**design.v**
```verilog
`timescale 1ns / 1ps
module key_debounce #(  
   parameter	DELAY_TIME = 250_000  
)(
		input wire	clk,		
		input wire  rstn,
		input wire	key_in,		
		output reg 	press_on			
);
reg		key_in_r0;		
reg		key_in_r1;		
reg 		key_in_nedge;		
reg	[$clog2(DELAY_TIME)-1:0]delay_cnt;		
reg		delay_flag;		 
always @(posedge clk or negedge rstn)
begin
    if(rstn == 1'b0) begin
        key_in_r0 <= 1'b0	;	
        key_in_r1 <= 1'b0	;	
    end
    else begin
       key_in_r0 <= key_in;
	   key_in_r1 <= key_in_r0;
    end
end
always @(posedge clk or negedge rstn)
begin
    if(rstn == 1'b0) begin
        key_in_nedge <= 1'b0;               
    end
    else begin
        key_in_nedge <= ~key_in_r0 & key_in_r1;
    end 
end
always @(posedge clk or negedge rstn)
begin
    if(rstn == 1'b0) begin
        delay_cnt  <= 'd0;	
    end
    else begin
        if((delay_flag == 1) && (delay_cnt == DELAY_TIME - 1))
				delay_cnt <= 0;
        else if ((delay_flag == 1) && (delay_cnt < DELAY_TIME - 1))
            delay_cnt <= delay_cnt + 1;
        else  
				delay_cnt <= 0;
    end
end
always @(posedge clk or negedge rstn)
begin
    if(rstn == 1'b0) begin
	 delay_flag <= 1'b0;		 
    end
    else begin
        if(key_in_nedge) begin	 
				delay_flag <= 1'b1;	 
        end
        else if (delay_cnt == DELAY_TIME - 1) begin
            delay_flag <= 1'b0;
        end
        else
            delay_flag <= delay_flag;
    end
end
always @(posedge clk or negedge rstn)
begin
    if(rstn == 1'b0) begin
        press_on <= 1'b0;
    end
    else begin
        if((delay_cnt == DELAY_TIME - 1) && (delay_flag == 1'b1)) begin		 
		    press_on <= 1'b1;
        end
        else begin
            press_on <= 1'b0;
        end
    end
end
endmodule
`timescale 1ns / 1ps
module Display(
    input	wire	clk,   
    input   wire  rstn,
    input	wire	[3:0]  sw_in,  
    input   wire  [2:0]  press_on,
    output	wire	[1:0]  reg_ab, 
    output  wire  [7:0]  led_time,
    output	wire 	[3:0]  seg_data_1, 
	 output	wire 	[3:0]  seg_data_2 
    );
localparam COUNT_1S = 12048;  
localparam Quarter_Time = 60; 	 
localparam Quarter_Time_rest = 10;	 
wire clk1h;
reg [13:0] counter ; 
reg [13:0] Qcounter ;
reg [6:0] scorer_A ; 
reg [6:0] scorer_B ; 
reg [6:0] Quarter_Time_Down ;	 
reg [2:0] Quarter_Time_rest_Down ;  
reg [4:0] AttackT_A ; 
reg [4:0] AttackT_B; 
reg [1:0] reg_ab_reg;
reg [7:0] led_time_reg ;
reg [3:0] seg_data_1_reg;
reg [3:0] seg_data_2_reg;
reg [1:0] DownCNT;	 
reg [6:0] countA_1;	 
reg [6:0] countA_2;	 
reg [6:0] countA_3;	 
reg [6:0] countB_1;	 
reg [6:0] countB_2;	 
reg [6:0] countB_3;	 
always @(posedge clk or negedge rstn)
begin
    if(rstn == 1'b0) begin	 
       led_time_reg <= 8'b0000_0000; 
       Qcounter <= 'd0; 
	    Quarter_Time_Down <= Quarter_Time;	
		 Quarter_Time_rest_Down <= Quarter_Time_rest;
	    DownCNT <= 'd0;
    end
    else begin
        if(Qcounter == COUNT_1S - 1) begin  
            Qcounter <= 'd0;
				if(Quarter_Time_Down == 0) begin        
						if(DownCNT == 2'd3) begin
						   DownCNT <= 2'd3;
							Quarter_Time_Down <=  0;
							Quarter_Time_rest_Down <= 0;
							led_time_reg <= {led_time_reg[5:0],1'b1,1'b1}; 
						end
						else begin
							if(Quarter_Time_rest_Down == 0)begin
								DownCNT <= DownCNT + 1'b1;
								Quarter_Time_Down <=  Quarter_Time;
								Quarter_Time_rest_Down <= Quarter_Time_rest;
								led_time_reg <= {led_time_reg[5:0],1'b1,1'b1}; 
							end
							else begin
								Quarter_Time_rest_Down <= Quarter_Time_rest_Down -1'b1;
							end
						end
				 end
				 else begin
					 Quarter_Time_Down <= Quarter_Time_Down - 1'b1;
				 end
        end
        else begin
           Qcounter <= Qcounter + 1; 
        end 
    end
end 
always @(posedge clk or negedge rstn)
begin
    if(rstn == 1'b0) begin
        scorer_A <= 'd0; 
        scorer_B <= 'd0; 
		  countA_1 <= 'd0;countA_2 <= 'd0;countA_3 <= 'd0;
		  countB_1 <= 'd0;countB_2 <= 'd0;countB_3 <= 'd0;
	 end
    else begin
        case(sw_in[3:1])
            3'b011:begin  
              case(press_on)  
                3'b001: begin
                    scorer_A <= scorer_A + 1;
						  countA_1 <= countA_1 + 1;
                end 
                3'b010: begin
                    scorer_A <= scorer_A + 2;
						  countA_2 <= countA_2 + 1;
                end 
                3'b100: begin
                    scorer_A <= scorer_A + 3;
						  countA_3 <= countA_3 + 1;
					 end
                default:begin
                    scorer_A <= scorer_A; 
                end
              endcase  
            end
            3'b111:begin  
               case(press_on)
                3'b001: begin
                    scorer_B <= scorer_B + 1;
						  countB_1 <= countB_1 + 1;
                end 
                3'b010: begin
                    scorer_B <= scorer_B + 2;
						  countB_2 <= countB_2 + 1;
                end 
                3'b100: begin
                    scorer_B <= scorer_B + 3;
						  countB_3 <= countB_3 + 1;
                end
                default:begin
                    scorer_B <= scorer_B; 
                end
              endcase     
            end			 
            default:begin
                scorer_A <= scorer_A; 
                scorer_B <= scorer_B; 
            end
        endcase
    end
end
always @(posedge clk or negedge rstn)
begin
    if(rstn == 1'b0) begin
        AttackT_A <= 5'd24;
        AttackT_B <= 5'd24;
        counter <=  'd0;
    end
    else begin
        case(sw_in[3:1])
		3'b000:begin    
              if(sw_in[0] == 1'b1) begin 
                    if(counter == COUNT_1S - 1) begin  
                            counter <= 'd0;
									 if(AttackT_A == 0) begin  
                                AttackT_A <= 0 ;
                            end
                            else begin
                               AttackT_A <= AttackT_A - 1'b1;
                            end
                    end
                    else begin
                       counter <= counter + 1;
                    end
             end
             else begin   
                counter <= counter;
             end   
		end
		3'b001:begin  
              if(sw_in[0] == 1'b1) begin  
                    if(counter == COUNT_1S - 1) begin  
                            counter <= 'd0;
                            if(AttackT_B == 0) begin 
                                AttackT_B <= 0 ;
                            end
                            else begin
                               AttackT_B <= AttackT_B - 1'b1;
                            end
                    end
                    else begin
                       counter <= counter + 1;
                    end
             end
             else begin   
                counter <= counter;
             end
		end
		3'b011:begin  
           counter <=  counter;
           AttackT_A <= AttackT_A;
		     AttackT_B <= AttackT_B;
		end
		3'b111:begin  
		     counter <=  counter;
           AttackT_A <= AttackT_A;
		     AttackT_B <= AttackT_B;
		end	
		default:begin
            counter <=  'd0;
            AttackT_A <= 5'd24;
		      AttackT_B <= 5'd24;
	    end
	   endcase
    end
end
always @(posedge clk or negedge rstn)
begin
    if(rstn == 1'b0) begin
		  seg_data_1_reg <= 4'd16; 
        seg_data_2_reg <= 4'd16;
		  reg_ab_reg <= 2'b11;
    end
    else begin
        case(sw_in[3:1])
		3'b000:begin    
            seg_data_2_reg <= AttackT_A%10; 
            seg_data_1_reg <= AttackT_A/10; 
			reg_ab_reg <= 2'b10;
		end
		3'b001:begin  
            seg_data_2_reg <= AttackT_B%10;
            seg_data_1_reg <= AttackT_B/10;
			reg_ab_reg <= 2'b01;
		end
		3'b011:begin  
            seg_data_2_reg <= scorer_A%10;
            seg_data_1_reg <= scorer_A/10;
			reg_ab_reg <= 2'b10;
		end
		3'b111:begin  
				seg_data_2_reg <= scorer_B%10;
				seg_data_1_reg <= scorer_B/10;
		   reg_ab_reg <= 2'b01;
		end			 
		3'b110:begin   
				if(Quarter_Time_Down == 0)begin
					seg_data_2_reg <= Quarter_Time_rest_Down%10;
					seg_data_1_reg <= Quarter_Time_rest_Down/10;end
				else begin
					seg_data_2_reg <= Quarter_Time_Down%10;
					seg_data_1_reg <= Quarter_Time_Down/10;end
		    reg_ab_reg <= 2'b00;
		end
		3'b100:begin   
            if(scorer_A > scorer_B) begin
					seg_data_2_reg <= 4'd10;   
					seg_data_1_reg <= scorer_A-scorer_B;   
					reg_ab_reg <= 2'b10;
			   end
				else if(scorer_A < scorer_B) begin
					seg_data_2_reg <= 4'd11;   
					seg_data_1_reg <= scorer_B-scorer_A;   
					reg_ab_reg <= 2'b01;
			   end 
				else begin	 
					seg_data_2_reg <= 4'd00;  
					seg_data_1_reg <= 4'd00;   
					reg_ab_reg <= 2'b00;
				end
		end
	   3'b010:begin
		case(press_on)	 
				3'b001:begin
					seg_data_2_reg <= countA_1%10;
					seg_data_1_reg <= countA_1/10;end
				3'b010:begin
					seg_data_2_reg <= countA_2%10;
					seg_data_1_reg <= countA_2/10;end
				3'b100:begin
					seg_data_2_reg <= countA_3%10;
					seg_data_1_reg <= countA_3/10;end
				endcase
		end
		3'b101:begin
				case(press_on)
				3'b001:begin
					seg_data_2_reg <= countB_1%10;
					seg_data_1_reg <= countB_1/10;end
				3'b010:begin
					seg_data_2_reg <= countB_2%10;
					seg_data_1_reg <= countB_2/10;end
				3'b100:begin
					seg_data_2_reg <= countB_3%10;
					seg_data_1_reg <= countB_3/10;end
				endcase
		end
		default:begin  
			seg_data_2_reg <= 4'd16;
			seg_data_1_reg <= 4'd16;
			reg_ab_reg <= 2'b11;
	    end
	endcase
    end
end    
assign reg_ab = reg_ab_reg;  
assign led_time = led_time_reg;
assign seg_data_1 = seg_data_1_reg;
assign seg_data_2 = seg_data_2_reg;
endmodule
`timescale 1ns / 1ps
module segment(
    input  [3:0] seg_data_1,
    input  [3:0] seg_data_2,
    output [8:0] seg_led_1,
    output [8:0] seg_led_2
);
function [8:0] seg;
    input [3:0] d;
    begin
        case (d)
            4'd0:  seg = 9'h3f;
            4'd1:  seg = 9'h06;
            4'd2:  seg = 9'h5b;
            4'd3:  seg = 9'h4f;
            4'd4:  seg = 9'h66;
            4'd5:  seg = 9'h6d;
            4'd6:  seg = 9'h7d;
            4'd7:  seg = 9'h07;
            4'd8:  seg = 9'h7f;
            4'd9:  seg = 9'h6f;
            4'd10: seg = 9'h77;  
            4'd11: seg = 9'h7c;  
            4'd12: seg = 9'h39;
            4'd13: seg = 9'h5e;
            4'd14: seg = 9'h79;
            default: seg = 9'h71;
        endcase
    end
endfunction
assign seg_led_1 = seg(seg_data_1);
assign seg_led_2 = seg(seg_data_2);
endmodule
`timescale 1ns / 1ps
module BallCompetition(
    input	wire clk,					 
    input   wire rstn,					 
    input	wire	[3:0]  sw_in,  	 
    input   wire  [2:0]  key_in,		 
    output	wire	[1:0]  reg_ab,  	 
    output  wire  [7:0]  led_time,	 
    output  [8:0]  seg_led_1,			 
	 output  [8:0]  seg_led_2			 
);
	localparam DelayTime = 250;   
   wire [2:0]	press_on;				 
	wire [3:0] seg_data_1;				 
	wire [3:0] seg_data_2;				 
    key_debounce	 
    #(.DELAY_TIME  (DelayTime))  
    key0
    (
		.clk(clk),		            
      .rstn(rstn),
      .key_in(key_in[0]),		
      .press_on(press_on[0])	       
    );
    key_debounce
    #(.DELAY_TIME  (DelayTime))  
    key1
    (
      .clk(clk),		           
      .rstn(rstn),
      .key_in(key_in[1]),		
      .press_on(press_on[1])	       
    );
    key_debounce
    #(.DELAY_TIME  (DelayTime))  
    key2
    (
      .clk(clk),		            
      .rstn(rstn),
      .key_in(key_in[2]),		
      .press_on(press_on[2])	      
    ); 
    Display u_Display(
      .clk(clk),  
      .rstn(rstn),
      .sw_in(sw_in),  
      .press_on(press_on),
      .reg_ab(reg_ab), 
      .led_time(led_time),
      .seg_data_1(seg_data_1),  
      .seg_data_2(seg_data_2)      
    );
    segment u_segment(
   .seg_data_1  (seg_data_1),	
	.seg_data_2  (seg_data_2),		
	.seg_led_1   (seg_led_1),		
	.seg_led_2	 (seg_led_2)
    );
endmodule
```
**run.sh**
```bash
#!/bin/bash
# the make line also repeats each setting of config.mk as NAME=value (left out here)
make -C /OpenROAD-flow-scripts/flow DESIGN_CONFIG=/design/flow/config.mk WORK_HOME=/design/flow/orfs CLKGATE_MAP_FILE= finish
```
**config.mk**
```make
export PLATFORM = sky130hd
export DESIGN_NAME = BallCompetition
export DESIGN_NICKNAME = BallCompetition
export VERILOG_FILES = /design/flow/design.v
export SDC_FILE = /design/flow/constraint.sdc
export NUM_CORES = 4
export LEC_CHECK = 0
export ABC_AREA = 1
export CAP_MARGIN = 5
export CORE_MARGIN = 2
export CORE_UTILIZATION = 72
export CTS_CLUSTER_DIAMETER = 197
export CTS_CLUSTER_SIZE = 67
export PLACE_DENSITY = 0.36
export SETUP_SLACK_MARGIN = -0.15
export SLEW_MARGIN = 20
```
**constraint.sdc**
```tcl
create_clock -name core_clock -period 4.37 [get_ports {clk}]
set_input_delay 0.8740 -clock core_clock [delete_from_list [all_inputs] [get_ports {clk}]]
set_output_delay 0.8740 -clock core_clock [all_outputs]
set_load 0.01 [all_outputs]
```
==> notes.md, run 1 <==
The run finished, with violations left. The report lists the violated layout checks as setup timing. The run gives 0.9337 ns for the transition at the pin with the smallest max-transition slack. Switching power as a fraction of the total was reported as 37.14%.

TritonCTS built the clock tree. In this run, post-CTS hold repair placed 0 buffers. The hold path endpoint is key2.key_in_r1. Final hold analysis gives a worst-case slack of 0.3910 ns. The longest incremental delay of any stage on the critical path is reported as 0.27 ns. Ranked by instance count, the synthesized netlist is headed by 362 x sky130_fd_sc_hd__nand2_1, 220 x sky130_fd_sc_hd__inv_1, 148 x sky130_fd_sc_hd__dfrtp_1.

The die is 128.7 um tall. The critical path buffer and inverter count was 9. STA classifies the critical path startpoint as an input pin. The type of the worst setup path was input pin to register. OpenSTA lists the critical path startpoint as sw_in[3]. The largest fanout on the critical path was 6; the DRC violations left was 0.

All stages included, the depth of the critical timing path comes to 46. According to the floorplan log, the row count is 45. Per the synthesis report, the adder-cell share of the synthesized area is 7.306%. The endpoint of the worst-slack reg-to-reg timing path is u_Display.seg_data_2_reg[3].

The warning total across the stage logs works out to 55. The run gives 52.25 mm for the first-pass GRT wire length. The internal reg-to-reg setup slack was -0.11 ns. The tools report the endpoint kind of the worst setup timing path as a register. Derived from the worst setup path, the maximum achievable clock frequency is 0.2173 GHz. The report puts the cell count of the worst reg-to-reg path at 47. The tools report the number of antenna violations at the first check in global routing as 0. Ranked by power, first place goes to registers. Recorded from the global router log, the overflow total was 0. In this run the critical register-to-register path is launched from key1.press_on. The run gives 15200 sq um for the area of the core. Looking at the worst setup and hold paths, the clock pins of their registers show a slew of 0.07 ns. The tools report the power dissipated by switching net loads as 0.001909 W.

The cell at the root of the clock tree is sky130_fd_sc_hd__clkbuf_16. The startpoint identified for the worst hold timing path is key2.key_in_r0. By instance count, the leading cell after synthesis is sky130_fd_sc_hd__nand2_1. The tools report the final critical-path setup slack as -0.2328 ns. Sequential cells burn 34.7% of the power.

The family with the most delay on the worst path was simple AND/OR/NAND/NOR gates. The synthesized design contains 159 register bits. Per the synthesis report, the dominant area consumer among library cells is sky130_fd_sc_hd__dfrtp_1.

The mapped netlist covers 11200 sq um. Number of endpoints with negative hold slack in the final report: 0. The run gives 0 for the diode insertion count for antenna repair. The library cell contributing the largest single delay on the critical path was sky130_fd_sc_hd__nand3b_1.

After synthesis, flip-flops and latches occupy 35.65% of the total area. The tools report the critical path capture point as u_Display.seg_data_2_reg[3]. For the number of global-route vias before repair, the log shows 11080. The worst-case IR drop observed on VDD is 518.9 uV. The power in the clock group was 0.00162 W.

The final critical-path required period was 4.603 ns. Of all flip-flops after synthesis, the portion carrying an async set or reset was 100.0%. The final max-slew violation count recorded for this run is 0. The simple-gate area share of the yosys netlist is 31.00%.

Nets still carrying antenna violations after routing amount to 0. The share of Yosys cell area claimed by the top area cell type was 33.07%. The main area contributors are sky130_fd_sc_hd__dfrtp_1 33%, sky130_fd_sc_hd__nand2_1 12%, sky130_fd_sc_hd__inv_1 7.4%. The tools report the internal power as 0.003232 W.

The count of input and output buffers is 32. The power report attributes to the combinational group a share of 33.8%. Before placement the cells fill 73.67% of the core.

Summing the areas of all compound-gate instances in the mapped netlist gives 10.29% of the synthesized area. After detailed routing, the average wire length per cell comes to 17.52 um. Across the routed clock network, the largest skew measured is 0.01190 ns. Per the synthesis report, the number of distinct cell types is 57.

In the synthesized netlist, the number of instances is 1521. The routed design shows a via density per instance of 6.039. The final timing summary puts the cycle share of the worst path at 105.3%. The logs give 17 for the total CTS buffers and 0.00174 W for the power attributed to combinational cells.

Global routing used 39.96% of the available tracks. The synthesized netlist devotes 5.787% of its cell area to XOR and XNOR gates. The report lists the power per cell area as 370.7 nW/um^2. The per-instance average area after synthesis is 7.363 sq um.

In this run the full chip footprint comes out at 16570 sq um. The final routed wirelength across all metal layers came out at 33.82 mm. The count of nets after finishing is 1802, and the routability congestion estimate is 1.055. The tools report the relative max-transition margin as 37.75%. The critical path endpoint has a required time of 4.74 ns. The area growth from synthesis to layout is 23.84%.

Looking at the clock tree report, the maximum root-to-sink buffer count equals 2. The critical path's most frequent cell was sky130_fd_sc_hd__nand2_1. The number of cells reported by Yosys stat comes to 1521.

The warning tally printed by Yosys for this design is 7. Note that the worst hold path type here is register to register. CTS saw 159 sinks. For the worst-skew pair, the clock arrives at the later sink with an insertion delay of 0.44 ns. For this block, the initial DRC count from the detailed router was 1202. Detailed-placement wirelength estimate: 22.23 mm. Setup repair after global routing could not meet its margin everywhere. Largest family of logic cells by area: simple AND/OR/NAND/NOR gates.

The finished cells cover 13870 sq um. The worst hold path was traced through 0 stages. For this run, the leading register cell type out of synthesis is sky130_fd_sc_hd__dfrtp_1. The leakage power in the latest report is 7.342 nW. In the synthesized netlist, mux cells make up 0.1005% of the area. The H-tree was split into 4 levels. According to the timing report, the arrival time at the worst endpoint equals 4.97 ns. Summed over all sequential cells, the power is 0.00178 W. Entering global routing, the biggest net connects 100 pins. The horizontal extent of the die came out at 128.7 um. The synthesized netlist has a Yosys-reported chip area of 11200 sq um.

Looking at the power breakdown, the clock network takes 31.5% of the total. The number of enable flip-flop cells works out to 0. Summing all placed instances gives a cell area of 12760 sq um. In the log, the iteration count for the first detailed-route pass is 6.

For the total of max-cap violations, the log shows 0. According to the I/O placement log, the pin count is 37. Summing over every cut layer, the via total after detailed routing is 11660.

The last timing report of the flow puts the setup violation total at 3.
-- area by class of cell --
class	count	area, sq um
Sequential cell	159	3993
Tap cell	188	235.2
Timing Repair Buffer	210	1685
Multi-Input combinational cell	1103	6401
Inverter	239	914.6
Fill cell	671	1333
Clock buffer	17	425.4
Clock inverter	15	215.2
-- what timing repair did --
action,4_1_cts,5_1_grt
buffers inserted,6,18
gates resized,22,79
endpoints found under the setup margin,5,5
gates cloned,0,2
pin swaps,4,45
-- per-layer routing --
layer,vias to the layer above,wire (um),GRT usage [%]
li1,5300,-,-
met1,5496,12490,46.93
met2,688,16790,70.46
met3,177,2844,8.233
met4,0,1693,18.61
met5,-,0,0
-- stage by stage --
step / setup TNS, ns / utilization [%] / setup slack (ns) / total power [W] / cells
6_report: -0.6072 / 91.23 / -0.2328 / 0.005141 / 1931
5_1_grt: -1.666 / 91.23 / -0.4703 / 0.005384 / 1931
3_3_place_gp: -3.058 / 83.93 / -0.6736 / 0.003235 / 1876
2_1_floorplan: -0.2006 / - / -0.09479 / 0.002742 / 1524
4_1_cts: -0.3812 / 88.68 / -0.1429 / 0.004984 / 1913
3_5_place_dp: -3.726 / 83.93 / -0.8487 / 0.003315 / 1876
==> run 2, diff against run 1 <==
Settings changed: CAP_MARGIN 5 to 20, CTS_CLUSTER_DIAMETER 197 to not set, CTS_CLUSTER_SIZE 67 to not set, PLACE_DENSITY 0.36 to not set, SETUP_SLACK_MARGIN -0.15 to not set.
Clock period 4.37 ns to 7.47 ns, I/O delays scaled along.
==> notes.md, run 2 <==
The routability congestion estimate was 1.022 (was 1.055); the async set or reset register ratio after synthesis was 100.0% (unchanged). The static power due to leakage is 6.391 nW (was 7.342 nW), and the area fraction in full adders, half adders and majority gates is 7.306% (unchanged). Critical path capture point: u_Display.seg_data_2_reg[3] (unchanged).

The tools report the sum of negative setup slack as 0 ns (was -0.6072 ns). The tools report the sequential fraction of design power as 38.7% (was 34.7%). The logs give 1521 (unchanged) for the number of cells in Yosys stat and 0.01100 ns (was 0.01190 ns) for the setup clock skew after layout. The share of Yosys cell area claimed by the top area cell type was 33.07% (unchanged). The run gives 37 (unchanged) for the number of I/O pins. Post-synth top cells: 362 x sky130_fd_sc_hd__nand2_1, 220 x sky130_fd_sc_hd__inv_1, 148 x sky130_fd_sc_hd__dfrtp_1 (unchanged). The tools report the internal reg-to-reg setup slack as 2.32 ns (was -0.11 ns). The total power per unit cell area is 220.8 nW/um^2 (was 370.7 nW/um^2). The power in the clock group came out at 0.000848 W (was 0.00162 W).

For the signal arrival time at the worst endpoint, the log shows 6.57 ns (was 4.97 ns). Power attributed to combinational cells: 0.000799 W (was 0.00174 W). The top cell type by instance count after synthesis was sky130_fd_sc_hd__nand2_1 (unchanged). The area taken by flip-flops and latches is 3993 sq um (unchanged).

The tools report the number of sinks handled by clock tree synthesis as 159 (unchanged). The distinct cell type count after synthesis came out at 57 (unchanged). The library cell contributing the largest single delay on the critical path is sky130_fd_sc_hd__clkdlybuf4s50_1 (was sky130_fd_sc_hd__nand3b_1). The run finished with no timing, DRC or antenna violations. The run gives 0 (was 3) for the total of endpoints with negative setup slack in the final report. The run gives 7.83 ns (was 4.74 ns) for the required time of the critical path. The tools report the H-tree depth reported by CTS as 4 (unchanged).

The critical path buffer and inverter count was 7 (was 9). The number of post-CTS setup repair buffers is 0 (was 6). The endpoint of the worst-slack reg-to-reg timing path was u_Display.seg_data_1_reg[0] (was u_Display.seg_data_2_reg[3]). The cell at the root of the clock tree is sky130_fd_sc_hd__clkbuf_16 (unchanged). The total die size was 16570 sq um (unchanged); the total sequential power was 0.00104 W (was 0.00178 W). Internal power: 0.001736 W (was 0.003232 W).

The flow reports an fmax of 0.1610 GHz. Beginning of the worst hold path: key2.key_in_r0 (unchanged). The synthesized flop and latch total works out to 159 (unchanged).

The number of enable flip-flop cells came out at 0 (unchanged). The area fraction in mux cells was 0.1005% (unchanged). The register clock-pin slew on the reported worst setup and hold paths was 0.07 ns (about the same).

Post-cts repair resize count: 0 (was 22). The critical path depth in cells works out to 40 (was 46). Family with the most delay on the worst path: simple AND/OR/NAND/NOR gates (unchanged).

With the number of vias per cell after detailed routing at 5.806 (was 6.039), the floorplan row count is 45 (unchanged). The xor/xnor cell area share of the yosys netlist was 5.787% (unchanged); the first-iteration detailed-routing DRC count was 1075 (was 1202). The final routed wirelength across all metal layers is 27.81 mm (was 33.82 mm), and the via total after detailed routing is 10180 (was 11660).

The maximum single-stage delay on the critical path is 0.64 ns (was 0.27 ns). With the sequential area share after synthesis at 35.65% (unchanged), the compound-cell area share of the yosys netlist is 10.29% (unchanged). The cell depth of the worst flop-to-flop path works out to 45 (was 47). The number of antenna violations at the first check in global routing is 0 (unchanged). Startpoint of the most critical register-to-register path: u_Display.Quarter_Time_Down[0] (was key1.press_on). The tools report the hold path endpoint as key2.key_in_r1 (unchanged).

For the relative max-transition margin, the log shows 44.40% (was 37.75%). The logs give 6117 sq um (was 6401 sq um) for the multi-input gate area in the final layout and 35.20% (was 39.96%) for the overall global routing resource usage. The maximum number of pins on one net before global-route repair was 97 (was 100); the number of pins exceeding their max-slew limit in the final report was 0 (unchanged).

For the DRC violations left, the log shows 0 (unchanged). Setup repair after global routing left no endpoint under its margin. The largest family of logic cells by area is simple AND/OR/NAND/NOR gates (unchanged).

The largest fanout on the critical path was 21 (was 6). Leading power group: registers (unchanged). The logs give 9760 (was 11080) for the number of global-route vias before repair and 6 (unchanged) for the total iterations of the first detailed-routing run. The horizontal extent of the die is 128.7 um (unchanged).

TritonCTS built the clock tree. The diode insertion count for antenna repair came out at 0 (unchanged). The run gives 17 (unchanged) for the total CTS buffers. The count of warnings emitted by yosys is 7 (unchanged). The simple-gate area share of the yosys netlist was 31.00% (unchanged). Launching element type of the critical path: an input pin (unchanged). The logs give 0 (unchanged) for the number of hold-repair buffers added at the cts stage and 1084 (was 671) for the number of filler instances in the final layout.

The run gives 15200 sq um (unchanged) for the area of the core. Type of the worst min-delay path: register to register (unchanged). The sum of overflow across all layers after global routing came out at 0 (unchanged). The proportion of power drawn by combinational gates is 29.8% (was 33.8%), and the fraction of the cycle the final worst path needs is 83.17% (was 105.3%). The endpoint kind of the worst setup timing path was a register (unchanged).

The logs give 11200 sq um (unchanged) for the Yosys chip area and 0.44 ns (about the same) for the clock latency on the worst-skew pair. The run gives 32 (unchanged) for the count of input and output buffers. The run gives 53 (was 55) for the warning total across the stage logs.

The run gives 35.36% (was 37.14%) for the switching share of power. Type of the worst setup path: input pin to register (unchanged). Detailed-placement wirelength estimate: 20.64 mm (was 22.23 mm). The clock tree buffer depth came out at 2 (unchanged).

The number of endpoints with negative hold slack in the final report was 0 (unchanged); the layout-stage area growth over the synthesis result was 8.580% (was 23.84%). The per-instance average area after synthesis came out at 7.363 sq um (unchanged). Leading post-synthesis cells by cell area: sky130_fd_sc_hd__dfrtp_1 33%, sky130_fd_sc_hd__nand2_1 12%, sky130_fd_sc_hd__inv_1 7.4% (unchanged). With the transition at the pin with the smallest max-transition slack at 0.8340 ns (was 0.9337 ns), the height of the die is 128.7 um (unchanged).

The commonest register cell after synthesis was sky130_fd_sc_hd__dfrtp_1 (unchanged). With the power dissipated by switching net loads at 0.0009496 W (was 0.001909 W), the effective utilization at floorplan is 73.67% (unchanged). Start point of the critical path: sw_in[1] (was sw_in[3]). The run gives 0 (unchanged) for the total of max-cap violations.

The number of instances on the worst hold path works out to 0 (unchanged). With the post-synthesis instance total at 1521 (unchanged), the area of the mapped netlist is 11200 sq um (unchanged). Largest vdd supply drop: 216.6 uV (was 518.9 uV). The critical path's most frequent cell was sky130_fd_sc_hd__nand2_1 (unchanged). For the post-route antenna net violation count, the log shows 0 (unchanged). The library cell occupying the most area in the post-synthesis netlist was sky130_fd_sc_hd__dfrtp_1 (unchanged). The clock network power share was 31.6% (was 31.5%). After layout, the minimum clock period comes to 6.213 ns. The run gives 15.85 um (was 17.52 um) for the average wire length per cell after detail routing. The run gives 0.002685 W (was 0.005141 W) for the total power after layout. The logs give 1625 (was 1802) for the count of nets after finishing and 46.15 mm (was 52.25 mm) for the first-pass GRT wire length.
run 2: routing by layer:
metal  track usage [%]  wire length (um)
met1             44.70             11350
met2             60.01             13600
met3             5.322              1751
met4             15.79              1105
met5                 0                 0
run 2: final cells by class:
cell class	count	share of cell area, %
inverters	239	7.418
clock inverters	12	1.008
multi-input cells	1101	50.30
repair buffers	35	2.830
well taps	188	1.934
clock buffers	20	3.673
flip-flops and latches	159	32.83
run 2: through the flow:
step                      worst slack (ns)  cell area (sq um)  cells  hold WS, ns  utilization (%)
after floorplan                      2.385              11210   1524       0.3543                -
after global placement               1.121              11590   1722       0.3653            76.25
after detailed placement            0.9694              11590   1722       0.3685            76.25
after CTS                            1.385              12160   1754       0.3853            79.99
after global routing                0.6646              12160   1754       0.4017            79.99
final                                1.257              12160   1754       0.3841            79.99
==> run 3, diff against run 2 <==
Settings changed: CORE_ASPECT_RATIO set to 1.88, CORE_MARGIN 2 to 5, CORE_UTILIZATION 72 to 53, CTS_CLUSTER_DIAMETER set to 294, CTS_CLUSTER_SIZE set to 98, MAX_ROUTING_LAYER set to met5, PLACE_DENSITY_LB_ADDON set to 0.29, SETUP_SLACK_MARGIN set to -0.39, TNS_END_PERCENT set to 30.
Clock period 7.47 ns to 5.45 ns, I/O delays scaled along.
==> notes.md, run 3 <==
The flow ran to the end and the layout has no timing, DRC or antenna violations. The run gives 0 (unchanged) as the number of endpoints with negative hold slack in the final report. The async set or reset register ratio after synthesis is 100.0% (unchanged), and the final routed wirelength across all metal layers is 30.10 mm (was 27.81 mm). The leading power group was registers (unchanged).

Critical path buffer and inverter count: 5 (was 7). The sum of overflow across all layers after global routing is 0 (unchanged). The tools report the total power after layout as 0.003830 W (was 0.002685 W). With the share of Yosys cell area claimed by the top area cell type at 33.07% (unchanged), the largest vdd supply drop is 345.4 uV (was 216.6 uV). The hold path endpoint is key0.key_in_r1 (was key2.key_in_r1). The tools report the via total after detailed routing as 10390 (was 10180). The tools report the maximum number of pins on one net before global-route repair as 98 (was 97).

The run gives 7 (unchanged) as the count of warnings emitted by yosys. With the maximum single-stage delay on the critical path at 0.56 ns (was 0.64 ns), the number of sinks handled by clock tree synthesis is 159 (unchanged). The average wire length per cell after detail routing works out to 15.63 um (was 15.85 um). For the first-pass GRT wire length, the log shows 50.61 mm (was 46.15 mm). The tools report the start point of the critical path as sw_in[2] (was sw_in[1]). The tools report the endpoint of the worst-slack reg-to-reg timing path as u_Display.seg_data_1_reg[0] (unchanged). The fraction of the cycle the final worst path needs was 94.82% (was 83.17%).

TritonCTS built the clock tree. The run gives 0.01006 ns (was 0.01100 ns) for the setup clock skew after layout. The critical path's most frequent cell was sky130_fd_sc_hd__nand2_1 (unchanged). The detailed-placement wirelength estimate is 23.98 mm (was 20.64 mm), and the transition at the pin with the smallest max-transition slack is 0.9248 ns (was 0.8340 ns). The library cell contributing the largest single delay on the critical path is sky130_fd_sc_hd__clkdlybuf4s50_1 (unchanged). The layout-stage area growth over the synthesis result is 16.18% (was 8.580%).

The post-synthesis instance total is 1521 (unchanged). The sequential area share after synthesis was 35.65% (unchanged); the number of post-CTS setup repair buffers was 0 (unchanged). The tools report the clock network power share as 31.7% (was 31.6%). The area of the core came out at 21010 sq um (was 15200 sq um).

Largest family of logic cells by area: simple AND/OR/NAND/NOR gates (unchanged). For the final cell count without fillers, the log shows 1925 (was 1754). The type of the worst min-delay path is register to register (unchanged).

For the final non-filler cell area, the log shows 13010 sq um (was 12160 sq um). Leading post-synthesis cells by cell area: sky130_fd_sc_hd__dfrtp_1 33%, sky130_fd_sc_hd__nand2_1 12%, sky130_fd_sc_hd__inv_1 7.4% (unchanged). The largest fanout on the critical path was 13 (was 21). The power in the clock group is 0.00121 W (was 0.000848 W), and the xor/xnor cell area share of the yosys netlist is 5.787% (unchanged). The switching share of power was 33.94% (was 35.36%). Static power due to leakage: 6.860 nW (was 6.391 nW). Startpoint of the most critical register-to-register path: u_Display.Quarter_Time_Down[0] (unchanged). The number of instances in the placed design came out at 1893 (was 1722). The register clock-pin slew on the reported worst setup and hold paths works out to 0.06 ns (was 0.07 ns). The area of the mapped netlist came out at 11200 sq um (unchanged).

For the post-route antenna net violation count, the log shows 0 (unchanged). The top cell type by instance count after synthesis was sky130_fd_sc_hd__nand2_1 (unchanged). The total power per unit cell area was 294.3 nW/um^2 (was 220.8 nW/um^2). Number of pins exceeding their max-slew limit in the final report: 0 (unchanged). The count of input and output buffers was 32 (unchanged). The tools report the launching element type of the critical path as an input pin (unchanged). The run gives 17 (unchanged) as the total CTS buffers. The run gives 0.44 ns (about the same) as the clock latency on the worst-skew pair. With the number of I/O pins at 37 (unchanged), the DRC violations left is 0 (unchanged).

The top achievable clock speed is 0.1935 GHz. The synthesized flop and latch total was 159 (unchanged). The run gives 10920 (was 9760) for the number of global-route vias before repair. The warning total across the stage logs was 51 (was 53); the number of vias per cell after detailed routing was 5.396 (was 5.806). The number of antenna violations at the first check in global routing is 0 (unchanged). The required time of the critical path is 5.81 ns (was 7.83 ns). Compound-cell area share of the yosys netlist: 10.29% (unchanged). The total die size is 24280 sq um (was 16570 sq um). For the signal arrival time at the worst endpoint, the log shows 5.53 ns (was 6.57 ns). For the H-tree depth reported by CTS, the log shows 4 (unchanged). The count of nets after finishing is 1722 (was 1625), and the sum of negative setup slack is 0 ns (unchanged). Final core area utilization: 61.94% (was 79.99%). The area fraction in mux cells was 0.1005% (unchanged). Beginning of the worst hold path: key0.key_in_r0 (was key2.key_in_r0).

Cell at the root of the clock tree: sky130_fd_sc_hd__clkbuf_16 (unchanged). The critical path depth in cells is 39 (was 40), and the per-instance average area after synthesis is 7.363 sq um (unchanged). With the Yosys chip area at 11200 sq um (unchanged), the clock tree buffer depth is 2 (unchanged).

The number of cells in Yosys stat was 1521 (unchanged); the overall global routing resource usage was 26.24% (was 35.20%). The area fraction in full adders, half adders and majority gates works out to 7.306% (unchanged). Commonest register cell after synthesis: sky130_fd_sc_hd__dfrtp_1 (unchanged). With the number of instances on the worst hold path at 0 (unchanged), the number of enable flip-flop cells is 0 (unchanged). The family with the most delay on the worst path was simple AND/OR/NAND/NOR gates (unchanged).

The total of max-cap violations came out at 0 (unchanged). The floorplan row count is 73 (was 45). The tools report the power dissipated by switching net loads as 0.001300 W (was 0.0009496 W). The critical path capture point was u_Display.seg_data_1_reg[0] (was u_Display.seg_data_2_reg[3]). For the proportion of power drawn by combinational gates, the log shows 31.3% (was 29.8%). Routability congestion estimate: 1.065 (was 1.022). The type of the worst setup path is input pin to register (unchanged). Internal reg-to-reg setup slack: 0.56 ns (was 2.32 ns). The height of the die is 209.3 um (was 128.7 um).

The cell area reported after detailed placement was 12410 sq um (was 11590 sq um). The post-cts repair resize count was 0 (unchanged); the effective utilization at floorplan was 53.31% (was 73.67%). Diode insertion count for antenna repair: 0 (unchanged). Post-synth top cells: 362 x sky130_fd_sc_hd__nand2_1, 220 x sky130_fd_sc_hd__inv_1, 148 x sky130_fd_sc_hd__dfrtp_1 (unchanged).

The sequential fraction of design power is 37.0% (was 38.7%), and the total sequential power is 0.00142 W (was 0.00104 W). The logs give 57 (unchanged) for the distinct cell type count after synthesis and 438 (was 1075) for the first-iteration detailed-routing DRC count. The endpoint kind of the worst setup timing path was a register (unchanged).

The relative max-transition margin came out at 38.35% (was 44.40%). The final timing report derives a shortest allowable period of 5.168 ns. The cell depth of the worst flop-to-flop path came out at 44 (was 45). The logs give 0.00120 W (was 0.000799 W) for the power attributed to combinational cells and 0 (unchanged) for the total of endpoints with negative setup slack in the final report.

The library cell occupying the most area in the post-synthesis netlist was sky130_fd_sc_hd__dfrtp_1 (unchanged). The run gives 0.002530 W (was 0.001736 W) for the internal power. The total iterations of the first detailed-routing run was 5 (was 6); the number of filler instances in the final layout was 1957 (was 1084). The simple-gate area share of the yosys netlist was 31.00% (unchanged). For the number of hold-repair buffers added at the cts stage, the log shows 0 (unchanged).

The horizontal extent of the die was 116.0 um (was 128.7 um).
-- run 3: per-stage QoR --
stage	hold slack, ns	setup slack [ns]
6_report	0.3778	0.2823
5_1_grt	0.3955	-0.1987
4_1_cts	0.3815	0.3028
3_5_place_dp	0.3658	-0.1484
3_3_place_gp	0.3621	-0.02507
2_1_floorplan	0.3543	0.7692
-- run 3: area by class of cell --
| class | instances | area, sq um | share of cell area, % |
|---|---|---|---|
| clock buffers | 21 | 470.5 | 3.616 |
| clock inverters | 11 | 128.9 | 0.9905 |
| inverters | 239 | 902.1 | 6.933 |
| multi-input cells | 1101 | 6117 | 47.01 |
| flip-flops and latches | 159 | 3993 | 30.69 |
| well taps | 262 | 327.8 | 2.519 |
| repair buffers | 132 | 1072 | 8.241 |
-- run 3: metal layers --
layer | track usage (%) | routed length [um] | up-vias
met4 | 19.10 | 2473 | 0
met2 | 48.68 | 16460 | 258
li1 | - | - | 5108
met1 | 24.88 | 10180 | 4876
met3 | 4.443 | 986 | 146
met5 | 0 | 0 | -
==> run 4, diff against run 3 <==
Settings changed: CORE_ASPECT_RATIO 1.88 to not set, CORE_MARGIN 5 to 2, CORE_UTILIZATION 53 to 66, CTS_CLUSTER_DIAMETER 294 to 213, CTS_CLUSTER_SIZE 98 to not set, MAX_ROUTING_LAYER met5 to not set, PLACE_DENSITY_LB_ADDON 0.29 to not set, SETUP_SLACK_MARGIN -0.39 to not set, TNS_END_PERCENT 30 to not set.
Clock period 5.45 ns to 5.95 ns, I/O delays scaled along.
==> notes.md, run 4 <==
The tools report the number of endpoints with negative hold slack in the final report as 0 (unchanged). The power in the clock group came out at 0.00113 W (was 0.00121 W). For the power dissipated by switching net loads, the log shows 0.001184 W (was 0.001300 W). Internal reg-to-reg setup slack: 0.91 ns (was 0.56 ns).

The internal power was 0.002233 W (was 0.002530 W); the synthesized flop and latch total was 159 (unchanged). The run gives 0.003417 W (was 0.003830 W) as the total power after layout. The run gives 0 (unchanged) for the number of enable flip-flop cells. First-iteration detailed-routing DRC count: 715 (was 438). The transition at the pin with the smallest max-transition slack is 0.8693 ns (was 0.9248 ns). The library cell contributing the largest single delay on the critical path is sky130_fd_sc_hd__clkdlybuf4s50_1 (unchanged).

The run gives 18030 sq um (was 24280 sq um) as the total die size. Leading post-synthesis cells by cell area: sky130_fd_sc_hd__dfrtp_1 33%, sky130_fd_sc_hd__nand2_1 12%, sky130_fd_sc_hd__inv_1 7.4% (unchanged). The area fraction in mux cells came out at 0.1005% (unchanged). The tools report the setup clock skew after layout as 0.007702 ns (was 0.01006 ns).

The routability congestion estimate is 0.9959 (was 1.065). The run gives 0.003844 ns (was -0.1484 ns) as the worst-case setup slack after placement. The tools report the endpoint of the worst-slack reg-to-reg timing path as u_Display.seg_data_2_reg[3] (was u_Display.seg_data_1_reg[0]). The switching share of power is 34.66% (was 33.94%). Leading power group: registers (unchanged).

The static power due to leakage came out at 6.517 nW (was 6.860 nW). The run gives 17 (unchanged) as the total CTS buffers. The flow ran to the end and the layout has no timing, DRC or antenna violations.

The number of sinks handled by clock tree synthesis was 159 (unchanged); the number of global-route vias before repair was 9813 (was 10920). The run gives 33.0% (was 31.7%) as the clock network power share. The top cell type by instance count after synthesis is sky130_fd_sc_hd__nand2_1 (unchanged). The number of instances on the worst hold path was 0 (unchanged). The horizontal extent of the die came out at 134.3 um (was 116.0 um).

The tools report the DRC violations left as 0 (unchanged). With the count of nets after finishing at 1643 (was 1722), the critical path buffer and inverter count is 7 (was 5). The sum of negative setup slack was 0 ns (unchanged). The proportion of power drawn by combinational gates is 29.1% (was 31.3%).

The tools report the critical path capture point as u_Display.seg_data_2_reg[3] (was u_Display.seg_data_1_reg[0]). The clock latency on the worst-skew pair came out at 0.43 ns (was 0.44 ns). The height of the die was 134.3 um (was 209.3 um). The tools report the sequential area share after synthesis as 35.65% (unchanged).

The run gives 0 (unchanged) for the post-route antenna net violation count. The commonest register cell after synthesis was sky130_fd_sc_hd__dfrtp_1 (unchanged). The run gives 55 (was 51) for the warning total across the stage logs. The run gives 42.05% (was 38.35%) for the relative max-transition margin. With the overall global routing resource usage at 30.93% (was 26.24%), the distinct cell type count after synthesis is 57 (unchanged). The final routed wirelength across all metal layers was 26.91 mm (was 30.10 mm); the maximum number of pins on one net before global-route repair was 114 (was 98). The number of post-CTS setup repair buffers came out at 0 (unchanged). Launching element type of the critical path: an input pin (unchanged). The simple-gate area share of the yosys netlist was 31.00% (unchanged). With the power attributed to combinational cells at 0.000993 W (was 0.00120 W), the via total after detailed routing is 10030 (was 10390).

The area fraction in full adders, half adders and majority gates is 7.306% (unchanged), and the per-instance average area after synthesis is 7.363 sq um (unchanged). The type of the worst setup path is input pin to register (unchanged). TritonCTS built the clock tree. The run gives 6 (was 5) for the total iterations of the first detailed-routing run. The tools report the clock tree buffer depth as 2 (unchanged).

The final timing report derives a shortest allowable period of 5.483 ns. Post-synth top cells: 362 x sky130_fd_sc_hd__nand2_1, 220 x sky130_fd_sc_hd__inv_1, 148 x sky130_fd_sc_hd__dfrtp_1 (unchanged). The total sequential power was 0.00130 W (was 0.00142 W); the number of pins exceeding their max-slew limit in the final report was 0 (unchanged). The area of the core is 16580 sq um (was 21010 sq um).

The type of the worst min-delay path was register to register (unchanged). The family with the most delay on the worst path was simple AND/OR/NAND/NOR gates (unchanged). The critical path's most frequent cell is sky130_fd_sc_hd__nand2_1 (unchanged). Number of cells in Yosys stat: 1521 (unchanged).

The total of endpoints with negative setup slack in the final report was 0 (unchanged); the signal arrival time at the worst endpoint was 5.84 ns (was 5.53 ns). For the number of I/O pins, the log shows 37 (unchanged). The area of the mapped netlist was 11200 sq um (unchanged).

The cell at the root of the clock tree is sky130_fd_sc_hd__clkbuf_16 (unchanged). The run gives 11 (was 13) for the largest fanout on the critical path. The compound-cell area share of the yosys netlist works out to 10.29% (unchanged). The run gives 0 (unchanged) as the diode insertion count for antenna repair. The total power per unit cell area works out to 275.6 nW/um^2 (was 294.3 nW/um^2).

The library cell occupying the most area in the post-synthesis netlist was sky130_fd_sc_hd__dfrtp_1 (unchanged). The Yosys chip area is 11200 sq um (unchanged), and the cell depth of the worst flop-to-flop path is 40 (was 44). The post-synthesis instance total was 1521 (unchanged); the layout-stage area growth over the synthesis result was 10.71% (was 16.18%).

The xor/xnor cell area share of the yosys netlist was 5.787% (unchanged). The tools report the endpoint kind of the worst setup timing path as a register (unchanged). The run gives 7 (unchanged) for the count of warnings emitted by yosys.

The count of input and output buffers works out to 32 (unchanged). The run gives 74.77% (was 61.94%) for the final core area utilization. Largest vdd supply drop: 256.4 uV (was 345.4 uV).

The required time of the critical path came out at 6.31 ns (was 5.81 ns). The tools report the beginning of the worst hold path as key0.key_in_r0 (unchanged). The number of hold-repair buffers added at the cts stage came out at 0 (unchanged).

The register clock-pin slew on the reported worst setup and hold paths is 0.07 ns (was 0.06 ns). Critical path depth in cells: 38 (was 39). The largest family of logic cells by area was simple AND/OR/NAND/NOR gates (unchanged). The maximum single-stage delay on the critical path is 0.60 ns (was 0.56 ns).

The sum of overflow across all layers after global routing is 0 (unchanged). Start point of the critical path: sw_in[3] (was sw_in[2]). H-tree depth reported by CTS: 4 (unchanged).

The run gives 47 (was 73) as the floorplan row count. For the number of filler instances in the final layout, the log shows 1336 (was 1957). The effective utilization at floorplan was 67.53% (was 53.31%). For the total of max-cap violations, the log shows 0 (unchanged). With the average wire length per cell after detail routing at 14.91 um (was 15.63 um), the number of vias per cell after detailed routing is 5.560 (was 5.396).

The startpoint of the most critical register-to-register path was u_Display.Quarter_Time_Down[0] (unchanged). The async set or reset register ratio after synthesis works out to 100.0% (unchanged). The run gives 20.38 mm (was 23.98 mm) for the detailed-placement wirelength estimate. The first-pass GRT wire length was 45.12 mm (was 50.61 mm); the number of antenna violations at the first check in global routing was 0 (unchanged). The sequential fraction of design power was 37.9% (was 37.0%). Per the timing report, the achievable frequency comes out to 0.1824 GHz. The fraction of the cycle the final worst path needs was 92.15% (was 94.82%); the share of Yosys cell area claimed by the top area cell type was 33.07% (unchanged). The final critical-path setup slack was 0.4673 ns (was 0.2823 ns).

The hold path endpoint was key0.key_in_r1 (unchanged).
-- run 4: area by class of cell --
cell class / count / area, sq um / share of cell area [%]
multi-input combinational: 1101 / 6132 / 49.46
sequential: 159 / 3993 / 32.20
inverter: 239 / 902.1 / 7.275
timing repair buffer: 53 / 486.7 / 3.925
clock buffer: 18 / 439.2 / 3.542
tap: 220 / 275.3 / 2.220
clock inverter: 14 / 171.4 / 1.382
-- run 4: metrics by stage --
step / instances / area [sq um] / hold WS, ns
6_report: 1804 / 12400 / 0.3853
3_5_place_dp: 1772 / 11770 / 0.3659
3_3_place_gp: 1772 / 11770 / 0.3628
4_1_cts: 1804 / 12380 / 0.3904
2_1_floorplan: 1524 / 11210 / 0.3543
5_1_grt: 1804 / 12400 / 0.3968
-- run 4: timing repair --
item,4_1_cts,5_1_grt
endpoints found under the setup margin,0,3
endpoints found under the hold margin,0,0
resized,0,5
-- run 4: per-layer routing --
metal | routed length [um] | track usage [%]
met1 | 11420 | 39.40
met2 | 12880 | 51.96
met3 | 1734 | 6.085
met4 | 876 | 12.57
met5 | 0 | 0
==> run 5, diff against run 4 <==
Settings changed: CAP_MARGIN 20 to 5, CORE_UTILIZATION 66 to 71, CTS_CLUSTER_SIZE set to 25, SETUP_SLACK_MARGIN set to 1.37.
Clock period 5.95 ns to 4.64 ns, I/O delays scaled along.
==> notes.md, run 5 <==
The leading power group is combinational cells (was registers). Count of input and output buffers: 32 (unchanged). The startpoint of the most critical register-to-register path is key2.press_on (was u_Display.Quarter_Time_Down[0]). The number of antenna violations at the first check in global routing is 0 (unchanged).

Setup repair after global routing could not meet its margin everywhere. The logs give 36.4% (was 29.1%) for the proportion of power drawn by combinational gates and 12 (was 6) for the total iterations of the first detailed-routing run. The tools report the cell at the root of the clock tree as sky130_fd_sc_hd__clkbuf_16 (unchanged).

The number of hold-repair buffers added at the cts stage was 0 (unchanged). The type of the worst setup path was input pin to register (unchanged). The run gives -0.1908 ns (was 0.4673 ns) for the final critical-path setup slack. The run finished, with violations left. The number of enable flip-flop cells works out to 0 (unchanged).

The final cell count without fillers is 1966 (was 1804), and the worst-case setup slack after placement is -0.6432 ns (was 0.003844 ns). TritonCTS built the clock tree. The count of nets after finishing is 1814 (was 1643).

Library cell contributing the largest single delay on the critical path: sky130_fd_sc_hd__o21ai_1 (was sky130_fd_sc_hd__clkdlybuf4s50_1). The tools report the critical path capture point as u_Display.seg_data_2_reg[2] (was u_Display.seg_data_2_reg[3]). Cell depth of the worst flop-to-flop path: 35 (was 40). With the distinct cell type count after synthesis at 57 (unchanged), the total power per unit cell area is 350.0 nW/um^2 (was 275.6 nW/um^2).

The sequential area share after synthesis is 35.65% (unchanged), and the floorplan row count is 45 (was 47). The critical path buffer and inverter count came out at 7 (unchanged). The family with the most delay on the worst path was simple AND/OR/NAND/NOR gates (unchanged). The xor/xnor cell area share of the yosys netlist came out at 5.787% (unchanged).

The run gives 0 (unchanged) for the number of endpoints with negative hold slack in the final report. The run gives 1521 (unchanged) for the post-synthesis instance total. The run gives 2 (unchanged) as the clock tree buffer depth. Largest family of logic cells by area: simple AND/OR/NAND/NOR gates (unchanged). Power attributed to combinational cells: 0.00182 W (was 0.000993 W). The tools report the endpoint kind of the worst setup timing path as a register (unchanged).

The number of pins exceeding their max-slew limit in the final report was 0 (unchanged); the Yosys chip area was 11200 sq um (unchanged). With the DRC violations left at 0 (unchanged), the clock latency on the worst-skew pair is 0.45 ns (was 0.43 ns). The first-iteration detailed-routing DRC count is 2074 (was 715). A clean result was blocked by setup timing. For the effective utilization at floorplan, the log shows 73.13% (was 67.53%). Subtracting the final worst setup slack from the clock period gives 4.831 ns.

The per-instance average area after synthesis works out to 7.363 sq um (unchanged). The run gives 15310 sq um (was 16580 sq um) as the area of the core. The commonest register cell after synthesis is sky130_fd_sc_hd__dfrtp_1 (unchanged).

With the detailed-placement wirelength estimate at 23.17 mm (was 20.38 mm), the height of the die is 129.6 um (was 134.3 um). The run gives 33.07% (unchanged) for the share of Yosys cell area claimed by the top area cell type. The run gives 33.8% (was 37.9%) as the sequential fraction of design power.

The tools report the hold path endpoint as key1.key_in_r1 (was key0.key_in_r1). Warning total across the stage logs: 56 (was 55). The run gives 5.20 ns (was 5.84 ns) for the signal arrival time at the worst endpoint.

The H-tree depth reported by CTS was 4 (unchanged); the switching share of power was 39.19% (was 34.66%). The tools report the endpoint of the worst-slack reg-to-reg timing path as u_Display.seg_data_1_reg[0] (was u_Display.seg_data_2_reg[3]). The run gives 7 (unchanged) for the count of warnings emitted by yosys. The highest clock rate this design can be run at is 0.2070 GHz. The run gives 159 (unchanged) for the synthesized flop and latch total. With the first-pass GRT wire length at 55.35 mm (was 45.12 mm), the average wire length per cell after detail routing is 20.98 um (was 14.91 um). The maximum single-stage delay on the critical path is 0.28 ns (was 0.60 ns). Post-synth top cells: 362 x sky130_fd_sc_hd__nand2_1, 220 x sky130_fd_sc_hd__inv_1, 148 x sky130_fd_sc_hd__dfrtp_1 (unchanged). For the diode insertion count for antenna repair, the log shows 0 (unchanged).

For the total die size, the log shows 16790 sq um (was 18030 sq um). The number of instances on the worst hold path is 0 (unchanged), and the maximum number of pins on one net before global-route repair is 78 (was 114). The register clock-pin slew on the reported worst setup and hold paths is 0.07 ns (about the same).

The number of vias per cell after detailed routing is 6.567 (was 5.560), and the largest fanout on the critical path is 7 (was 11). The area of the mapped netlist was 11200 sq um (unchanged); the number of cells in Yosys stat was 1521 (unchanged). The number of sinks handled by clock tree synthesis is 159 (unchanged), and the horizontal extent of the die is 129.6 um (was 134.3 um). For the total of endpoints with negative setup slack in the final report, the log shows 5 (was 0). The simple-gate area share of the yosys netlist works out to 31.00% (unchanged).

The area fraction in mux cells is 0.1005% (unchanged). The critical path depth in cells works out to 35 (was 38). The start point of the critical path was sw_in[1] (was sw_in[3]).

With the area fraction in full adders, half adders and majority gates at 7.306% (unchanged), the required time of the critical path is 5.01 ns (was 6.31 ns). The sum of overflow across all layers after global routing is 0 (unchanged), and the layout-stage area growth over the synthesis result is 27.81% (was 10.71%). The beginning of the worst hold path was key1.key_in_r0 (was key0.key_in_r0).

The run gives 41.24 mm (was 26.91 mm) for the final routed wirelength across all metal layers. Internal reg-to-reg setup slack: -0.14 ns (was 0.91 ns). The tools report the setup clock skew after layout as 0.01776 ns (was 0.007702 ns). Leading post-synthesis cells by cell area: sky130_fd_sc_hd__dfrtp_1 33%, sky130_fd_sc_hd__nand2_1 12%, sky130_fd_sc_hd__inv_1 7.4% (unchanged).

For the number of I/O pins, the log shows 37 (unchanged). Fraction of the cycle the final worst path needs: 104.1% (was 92.15%). The logs give 0 (unchanged) for the total of max-cap violations and 0.00169 W (was 0.00130 W) for the total sequential power. The power dissipated by switching net loads is 0.001963 W (was 0.001184 W), and the number of global-route vias before repair is 11550 (was 9813). The routability congestion estimate is 1.039 (was 0.9959). The top cell type by instance count after synthesis is sky130_fd_sc_hd__nand2_1 (unchanged). For the post-route antenna net violation count, the log shows 0 (unchanged). The worst slack on hold paths was 0.3828 ns (was 0.3853 ns). The total CTS buffers came out at 17 (unchanged).

The overall global routing resource usage is 41.83% (was 30.93%). The tools report the relative max-transition margin as 53.32% (was 42.05%). Critical path's most frequent cell: sky130_fd_sc_hd__nand2_1 (unchanged).

The type of the worst min-delay path is register to register (unchanged). The via total after detailed routing was 12910 (was 10030). The power in the clock group came out at 0.00149 W (was 0.00113 W). The transition at the pin with the smallest max-transition slack is 0.7001 ns (was 0.8693 ns). The run gives 29.8% (was 33.0%) as the clock network power share. Launching element type of the critical path: an input pin (unchanged). The tools report the number of instances in the placed design as 1896 (was 1772).

Library cell occupying the most area in the post-synthesis netlist: sky130_fd_sc_hd__dfrtp_1 (unchanged). The run gives 564 (was 1336) for the number of filler instances in the final layout. The run gives 100.0% (unchanged) for the async set or reset register ratio after synthesis.

The compound-cell area share of the yosys netlist was 10.29% (unchanged); the internal power was 0.003047 W (was 0.002233 W). The static power due to leakage is 7.472 nW (was 6.517 nW), and the largest vdd supply drop is 378.4 uV (was 256.4 uV).
-- run 5: area by class of cell --
cell class	instances	area (sq um)	share of cell area (%)
well taps	211	264.0	1.844
clock buffers	17	425.4	2.972
repair buffers	223	1837	12.83
flip-flops and latches	159	3993	27.89
inverters	239	920.9	6.434
clock inverters	15	192.7	1.346
multi-input cells	1102	6681	46.68
-- run 5: what timing repair did --
item / CTS / global route
gates cloned: 1 / 0
buffers inserted: 18 / 19
pin swaps: 46 / 58
resized: 75 / 65
endpoints found under the setup margin: 10 / 8
-- run 5: through the flow --
stage          util [%]  power [W]  setup TNS [ns]  cell area [sq um]
2_1_floorplan         -   0.002614               0              11400
3_3_place_gp      84.44   0.003061          -2.363              12930
3_5_place_dp      84.44   0.003150          -3.080              12930
4_1_cts           90.87   0.004693               0              13920
5_1_grt           93.46   0.005196          -1.549              14310
6_report          93.46   0.005010         -0.7087              14310
-- run 5: layer usage --
layer / vias to the layer above / global-route usage, % / part of all wire [%]
met2: 1242 / 71.64 / 46
met5: - / 0 / 0
met3: 448 / 6.895 / 11
li1: 5322 / - / -
met1: 5899 / 50.56 / 34
met4: 0 / 22.83 / 8.9
==> run 6, diff against run 5 <==
Settings changed: CAP_MARGIN 5 to 40, CORE_UTILIZATION 71 to 72, CTS_CLUSTER_DIAMETER 213 to not set, CTS_CLUSTER_SIZE 25 to 100, SETUP_SLACK_MARGIN 1.37 to 0.47, TNS_END_PERCENT set to 10.
Clock period 4.64 ns to 4.42 ns, I/O delays scaled along.
==> notes.md, run 6 <==
The largest fanout on the critical path is 6 (was 7). The commonest register cell after synthesis was sky130_fd_sc_hd__dfrtp_1 (unchanged). The number of antenna violations at the first check in global routing is 0 (unchanged).

With the total power per unit cell area at 363.9 nW/um^2 (was 350.0 nW/um^2), the count of nets after finishing is 1807 (was 1814). The run gives 1870 (was 1896) as the number of instances in the placed design. The simple-gate area share of the yosys netlist was 31.00% (unchanged); the proportion of power drawn by combinational gates was 36.5% (was 36.4%). The cell depth of the worst flop-to-flop path works out to 38 (was 35). The run gives 4.75 ns (was 5.01 ns) as the required time of the critical path. The top cell type by instance count after synthesis is sky130_fd_sc_hd__nand2_1 (unchanged). The startpoint of the most critical register-to-register path is key1.press_on (was key2.press_on). TritonCTS built the clock tree. Number of filler instances in the final layout: 589 (was 564). The family with the most delay on the worst path was simple AND/OR/NAND/NOR gates (unchanged). For the clock network power share, the log shows 29.0% (was 29.8%). First-iteration detailed-routing DRC count: 1778 (was 2074). The compound-cell area share of the yosys netlist was 10.29% (unchanged); the first-pass GRT wire length was 56.72 mm (was 55.35 mm). The clock tree buffer depth came out at 2 (unchanged). Layout-stage area growth over the synthesis result: 26.09% (was 27.81%). The cell at the root of the clock tree was sky130_fd_sc_hd__clkbuf_16 (unchanged). The largest vdd supply drop is 439.9 uV (was 378.4 uV). With the area of the mapped netlist at 11200 sq um (unchanged), the final critical-path setup slack is -0.4599 ns (was -0.1908 ns).

The critical path depth in cells works out to 39 (was 35). The number of vias per cell after detailed routing is 6.419 (was 6.567). The number of pins exceeding their max-slew limit in the final report was 0 (unchanged).

The area fraction in full adders, half adders and majority gates was 7.306% (unchanged); the worst-case setup slack after placement was -0.8517 ns (was -0.6432 ns). Setup repair after global routing could not meet its margin everywhere. The run finished, with violations left. Blocking Checks: setup timing (unchanged).

Launching element type of the critical path: an input pin (unchanged). The run gives 0.005139 W (was 0.005010 W) for the total power after layout. Sum of overflow across all layers after global routing: 0 (unchanged). Per the timing report, the achievable frequency comes out to 0.2049 GHz.

The per-instance average area after synthesis came out at 7.363 sq um (unchanged). The warning total across the stage logs was 56 (unchanged); the floorplan row count was 45 (unchanged). The total of max-cap violations was 0 (unchanged); the average wire length per cell after detail routing was 19.99 um (was 20.98 um). The endpoint of the worst-slack reg-to-reg timing path is u_Display.seg_data_2_reg[2] (was u_Display.seg_data_1_reg[0]). The switching share of power was 39.33% (was 39.19%); the final routed wirelength across all metal layers was 38.72 mm (was 41.24 mm). The async set or reset register ratio after synthesis came out at 100.0% (unchanged). The static power due to leakage is 7.416 nW (was 7.472 nW). The setup clock skew after layout is 0.01458 ns (was 0.01776 ns). Critical path capture point: u_Display.seg_data_1_reg[0] (was u_Display.seg_data_2_reg[2]). Final cell count without fillers: 1937 (was 1966). The synthesized flop and latch total works out to 159 (unchanged).

The critical path's most frequent cell is sky130_fd_sc_hd__nand2_1 (unchanged). With the number of global-route vias before repair at 11660 (was 11550), the number of I/O pins is 37 (unchanged). The power dissipated by switching net loads is 0.002021 W (was 0.001963 W), and the count of warnings emitted by yosys is 7 (unchanged). The power in the clock group came out at 0.00149 W (about the same). The run gives 4 (unchanged) for the H-tree depth reported by CTS.

With the share of Yosys cell area claimed by the top area cell type at 33.07% (unchanged), the transition at the pin with the smallest max-transition slack is 0.6894 ns (was 0.7001 ns). The leading power group is combinational cells (unchanged). The sequential fraction of design power was 34.5% (was 33.8%). The start point of the critical path was sw_in[2] (was sw_in[1]).

The type of the worst min-delay path was input pin to async pin (was register to register). Post-synth top cells: 362 x sky130_fd_sc_hd__nand2_1, 220 x sky130_fd_sc_hd__inv_1, 148 x sky130_fd_sc_hd__dfrtp_1 (unchanged). The number of enable flip-flop cells is 0 (unchanged). The run gives 12 (unchanged) as the total iterations of the first detailed-routing run. The count of input and output buffers was 32 (unchanged). The signal arrival time at the worst endpoint is 5.21 ns (was 5.20 ns). The relative max-transition margin was 53.62% (was 53.32%); the register clock-pin slew on the reported worst setup and hold paths was 0.08 ns (was 0.07 ns). The total sequential power came out at 0.00177 W (was 0.00169 W). Horizontal extent of the die: 128.7 um (was 129.6 um). The effective utilization at floorplan is 73.67% (was 73.13%), and the overall global routing resource usage is 43.48% (was 41.83%). Area fraction in mux cells: 0.1005% (unchanged). The number of sinks handled by clock tree synthesis is 159 (unchanged). The run gives 0.44 ns (was 0.45 ns) for the clock latency on the worst-skew pair. Endpoint kind of the worst setup timing path: a register (unchanged). The distinct cell type count after synthesis was 57 (unchanged); the internal reg-to-reg setup slack was -0.29 ns (was -0.14 ns). For the routability congestion estimate, the log shows 1.018 (was 1.039).

For the number of endpoints with negative hold slack in the final report, the log shows 0 (unchanged). The critical path buffer and inverter count works out to 9 (was 7). The run gives 5 (unchanged) as the total of endpoints with negative setup slack in the final report.

The run gives 0 (unchanged) as the DRC violations left. The final core area utilization is 92.89% (was 93.46%), and the detailed-placement wirelength estimate is 23.54 mm (was 23.17 mm). The run gives 35.65% (unchanged) as the sequential area share after synthesis. The maximum number of pins on one net before global-route repair is 68 (was 78), and the post-synthesis instance total is 1521 (unchanged). The tools report the total die size as 16570 sq um (was 16790 sq um). Library cell contributing the largest single delay on the critical path: sky130_fd_sc_hd__a22oi_1 (was sky130_fd_sc_hd__o21ai_1). The library cell occupying the most area in the post-synthesis netlist was sky130_fd_sc_hd__dfrtp_1 (unchanged).

The area taken by flip-flops and latches came out at 3993 sq um (unchanged). The run gives 0 (unchanged) as the post-route antenna net violation count. The multi-input gate area in the final layout was 6575 sq um (was 6681 sq um); the area of the core was 15200 sq um (was 15310 sq um). Type of the worst setup path: input pin to register (unchanged).

The total CTS buffers was 17 (unchanged). Leading post-synthesis cells by cell area: sky130_fd_sc_hd__dfrtp_1 33%, sky130_fd_sc_hd__nand2_1 12%, sky130_fd_sc_hd__inv_1 7.4% (unchanged). The height of the die works out to 128.7 um (was 129.6 um). For the worst slack on hold paths, the log shows 0.3608 ns (was 0.3828 ns).

Xor/xnor cell area share of the yosys netlist: 5.787% (unchanged). The run gives 0.00188 W (was 0.00182 W) as the power attributed to combinational cells. For the via total after detailed routing, the log shows 12430 (was 12910).

The run gives 0.003118 W (was 0.003047 W) for the internal power. The fraction of the cycle the final worst path needs works out to 110.4% (was 104.1%).

Yosys chip area: 11200 sq um (unchanged). The final critical-path required period was 4.880 ns. The largest family of logic cells by area was simple AND/OR/NAND/NOR gates (unchanged). The maximum single-stage delay on the critical path is 0.40 ns (was 0.28 ns), and the number of cells in Yosys stat is 1521 (unchanged).
## run 6: repair_timing
action | in CTS | in global routing
gates cloned | 1 | 1
hold buffers | 0 | 0
setup buffers | 19 | 13
gates resized | 54 | 54
setup endpoints to repair | 5 | 5
pin swaps | 38 | 39
## run 6: cell type report
class                      instances  share of cell area, %
sequential                       159                  28.27
clock inverter                    15                  1.161
tap                              188                  1.666
clock buffer                      17                  3.013
timing repair buffer             215                  12.84
antenna                            1                0.01772
inverter                         239                  6.468
multi-input combinational       1103                  46.56
## run 6: stage by stage
| stage | setup TNS (ns) | area [sq um] |
|---|---|---|
| final | -1.784 | 14120 |
| after global routing | -2.732 | 14120 |
| after CTS | 0 | 13800 |
| after detailed placement | -3.977 | 12910 |
| after global placement | -3.164 | 12880 |
| after floorplan | 0 | 11340 |
## run 6: per-layer routing
layer	track usage (%)	part of all wire, %
met5	0	0
met4	25.70	8.3
met3	7.983	9.9
met2	74.32	47
met1	51.38	35
Power and IR drop assume default switching activity.
